run 1:
==> flow/design.v (excerpt) <==
module calc(
    input clk,  
    input rst_n,  
    input [7:0] num,
    input [2:0] op,
    input start,
    output reg [15:0] result,
    output reg [15:0] display_val,  
    output [2:0] led_op,  
    output reg stop
);
Size: roughly 4,600 cells after synthesis.
Settings: LEC_CHECK=0, CAP_MARGIN=20, CELL_PAD_IN_SITES_GLOBAL_PLACEMENT=3, CORE_MARGIN=2, CORE_UTILIZATION=40, CTS_CLUSTER_DIAMETER=84, GPL_ROUTABILITY_DRIVEN=0, HOLD_SLACK_MARGIN=0.03, PLACE_DENSITY=0.38, SLEW_MARGIN=20; clock period 55.0 ns.
run.sh (not shown) runs the stock make flow with config.mk's settings and CLKGATE_MAP_FILE=.
Run 1 finished end to end and its layout was clean on timing, DRC and antenna.
[inputs] run 2 vs run 1
- SETUP_SLACK_MARGIN: unset -> 0.16
- CORE_UTILIZATION: 40 -> 23
- CELL_PAD_IN_SITES_DETAIL_PLACEMENT: unset -> 2
- ABC_AREA: unset -> 1
## What came out
Run 2: PASS, flow complete, no timing, DRC or antenna violations
Run 2 vs. run 1: routed wire length grew by about 30%, total cell area reported by yosys after synthesis grew by 3.5%.
met2 track demand over resource on run 2 is down relative to run 1.
Per the comparison of run 2 with run 1, fmax increased by 4.2% relative to the old numbers; worst hold-check slack closely matched the old numbers.
## Diff of input files: run 3 against run 2
- CORE_UTILIZATION changed from 23 to 40
- SETUP_SLACK_MARGIN removed (was 0.16)
[summary]
Cmp run 2 and run 3 / overall global routing resource usage / lower: run 2. Run 3: final critical-path setup slack 1.11 ns below run 2. Total via count after detailed routing up 1,746 in run 3 wrt run 2. Compared with run 2, in run 3 cell area lost 3.3%, relative area change from synthesis to final layout lost 3.6 points, first-pass GRT wire length lost 6.3%.
The following lists how run 4 was set up differently from run 3:
- CELL_PAD_IN_SITES_DETAIL_PLACEMENT no longer set, was 2
- CELL_PAD_IN_SITES_GLOBAL_PLACEMENT no longer set, was 3
- HOLD_SLACK_MARGIN no longer set, was 0.03
- GPL_ROUTABILITY_DRIVEN no longer set, was 0
- CTS_CLUSTER_DIAMETER now 386, was 84
- CTS_CLUSTER_SIZE now 29, previously not set
- SLEW_MARGIN now 0, was 20
- PLACE_DENSITY no longer set, was 0.38
Results
- Diff run 3 -> run 4: logic share of the area now sits at about the same level; met1 track utilization from global routing went down by 7.7 points; final core utilization flat.
Here is what was changed in the inputs of run 5 compared with run 4.
- clearing ABC_AREA, which used to be 1
- swapping 0 for 20 in SLEW_MARGIN
- putting PLACE_DENSITY at 0.6 where nothing was set
- putting TNS_END_PERCENT at 15 where nothing was set
- putting CORE_ASPECT_RATIO at 0.5 where nothing was set
- clearing CTS_CLUSTER_DIAMETER, which used to be 386
- clearing CTS_CLUSTER_SIZE, which used to be 29
- swapping 40 for 70 in CORE_UTILIZATION
## What came out
Run 5: flow completed, timing, DRC and antenna clean. Relative to run 4, register-to-register slack decreased by 3.35 ns in run 5. Run 4 → run 5: area growth from synthesis to final layout increased by 7.0 points relative to the old numbers, cell count listed in synth_stat.txt decreased by about 17% relative to the old numbers, post-CTS resize count increased by 24 relative to the old numbers. Relative to run 4, the total wire length after detailed routing measured on run 5 has increased by a few percent. Run 5 against run 4: post-route standard cell area excluding fillers rose by 1100 um^2, overall fraction of global-route tracks in use went up by 20 points, via count now larger, distinct cell type count of the synthesized netlist now sits higher.
Changes in run 6 relative to run 5:
- putting ABC_AREA at 0 where nothing was set
- swapping 20 for 0 in SLEW_MARGIN
- putting CTS_CLUSTER_SIZE at 100 where nothing was set
- swapping 70 for 41 in CORE_UTILIZATION
- clearing CORE_ASPECT_RATIO, which used to be 0.5
- putting CTS_CLUSTER_DIAMETER at 179 where nothing was set
- swapping 15 for 5 in TNS_END_PERCENT
- clearing PLACE_DENSITY, which used to be 0.6
Notes after the runs:
- Taking run 5 as the reference, in run 6 global routing usage on met3 lower; register-to-register slack higher.
- Width of the die, run 6 and run 5, higher one = run 5.
- Taking run 5 as the reference, in run 6 vias per cell decreased about 13%, met2 routed wirelength increased 6.7 mm.
- Routed wire length, run 6 vs run 5: up slightly


calc again, from the RTL that the note above started with.
clock: 52.6 ns
lec_check: 0
cap_margin: 20
core_margin: 2
core_utilization: 17
place_density: 0.6
slew_margin: 20
The baseline completed without violations.
Then changed:
Settings changed: CORE_UTILIZATION 17 to 72, CTS_CLUSTER_DIAMETER set to 28, HOLD_SLACK_MARGIN set to -0.09.
Clock period 52.6 ns to 32.1 ns, I/O delays scaled along.
What happened: With this change the flow aborted during 3_5_place_dp. Area after synthesis is unchanged. Die area goes down by 76%. Synthesized cell count is unchanged.
Then changed:
Settings changed: CORE_UTILIZATION 72 to 40, CTS_CLUSTER_DIAMETER 28 to unset, HOLD_SLACK_MARGIN -0.09 to unset.
Clock period 32.1 ns to 55.0 ns, I/O delays scaled along.
The new run completed without violations.
Die size went up by well over a third.
Synthesized area stays the same.
Synthesized cell count stays the same.
Then changed:
Settings changed: CORE_ASPECT_RATIO set to 1.78, CORE_UTILIZATION 40 to 61, SETUP_SLACK_MARGIN set to -2.0.
Result:
- The changed run finished clean
- setup slack got worse by 2.2 ns
- cell area went down by about 4.3%
- synthesized cell count is unchanged
- wire length is higher by 13%


calc again, from the RTL that the note above started with.
// calc
module calc(
    input clk,  
    input rst_n,  
    input [7:0] num,
    input [2:0] op,
    input start,
    output reg [15:0] result,
    output reg [15:0] display_val,  
    output [2:0] led_op,  
    output reg stop
);
Settings: LEC_CHECK=0, ABC_AREA=0, CAP_MARGIN=20, CORE_ASPECT_RATIO=0.5, CORE_MARGIN=2, CORE_UTILIZATION=47, CTS_CLUSTER_DIAMETER=199, CTS_CLUSTER_SIZE=100, SLEW_MARGIN=0, TNS_END_PERCENT=5; clock period 55.0 ns.
The starting point produced a clean layout.
Rerun with:
CORE_ASPECT_RATIO = not set   (was 0.5)
CORE_UTILIZATION = 20   (was 47)
CTS_CLUSTER_DIAMETER = 386   (was 199)
GPL_TIMING_DRIVEN = 0   (was not set)
Setup slack gets worse by 1.4 ns.
Routed wire length decreases by 2.7%.
Via count increases by about 2%.
Core utilization decreases by 29 points.
Register-to-register slack gets worse by 1.4 ns.
Rerun with:
ABC_AREA = 1   (was 0)
CORE_UTILIZATION = 62   (was 20)
CTS_CLUSTER_DIAMETER = 272   (was 386)
GPL_TIMING_DRIVEN = not set   (was 0)
After rerunning:
- The new run went through all stages and came out clean
- count of clock-buffer cells in the layout fell by 1
- via count barely changes
- synthesized cell count rose by 20%
- die area fell by 66%
- area after synthesis rose by 3.5%
- hold slack is about the same
- worst setup slack improved by 3.6 ns
Rerun with:
ABC_AREA = 0   (was 1)
CORE_UTILIZATION = 41   (was 62)
CTS_CLUSTER_DIAMETER = 386   (was 272)
TNS_END_PERCENT = not set   (was 5)
What happened:
- The changed run completed with no timing, DRC or antenna violations
- setup slack got worse by 2.0 ns
- clock skew drops by 0.0053 ns
- core utilization drops by 18 points
- die size climbs by 45%
- sequential share of layout area drops by 0.27 points
- hold slack stays flat
- wire length climbs by 9.1%
- via count drops by 3.1%
Rerun with:
CORE_UTILIZATION = 62   (was 41)
TNS_END_PERCENT = 5   (was not set)
Effect: The changed run ran to the end with no violations. Sequential share of layout area stays flat. Worst setup slack got worse by 0.53 ns. Routed wire length went down by 3.4%. Maximum frequency went down by 1.0%. Core utilization went up by 24 points. Die area went down by 33%. Final area went down by 1.5%. First-iteration DRC count went up by 20%.
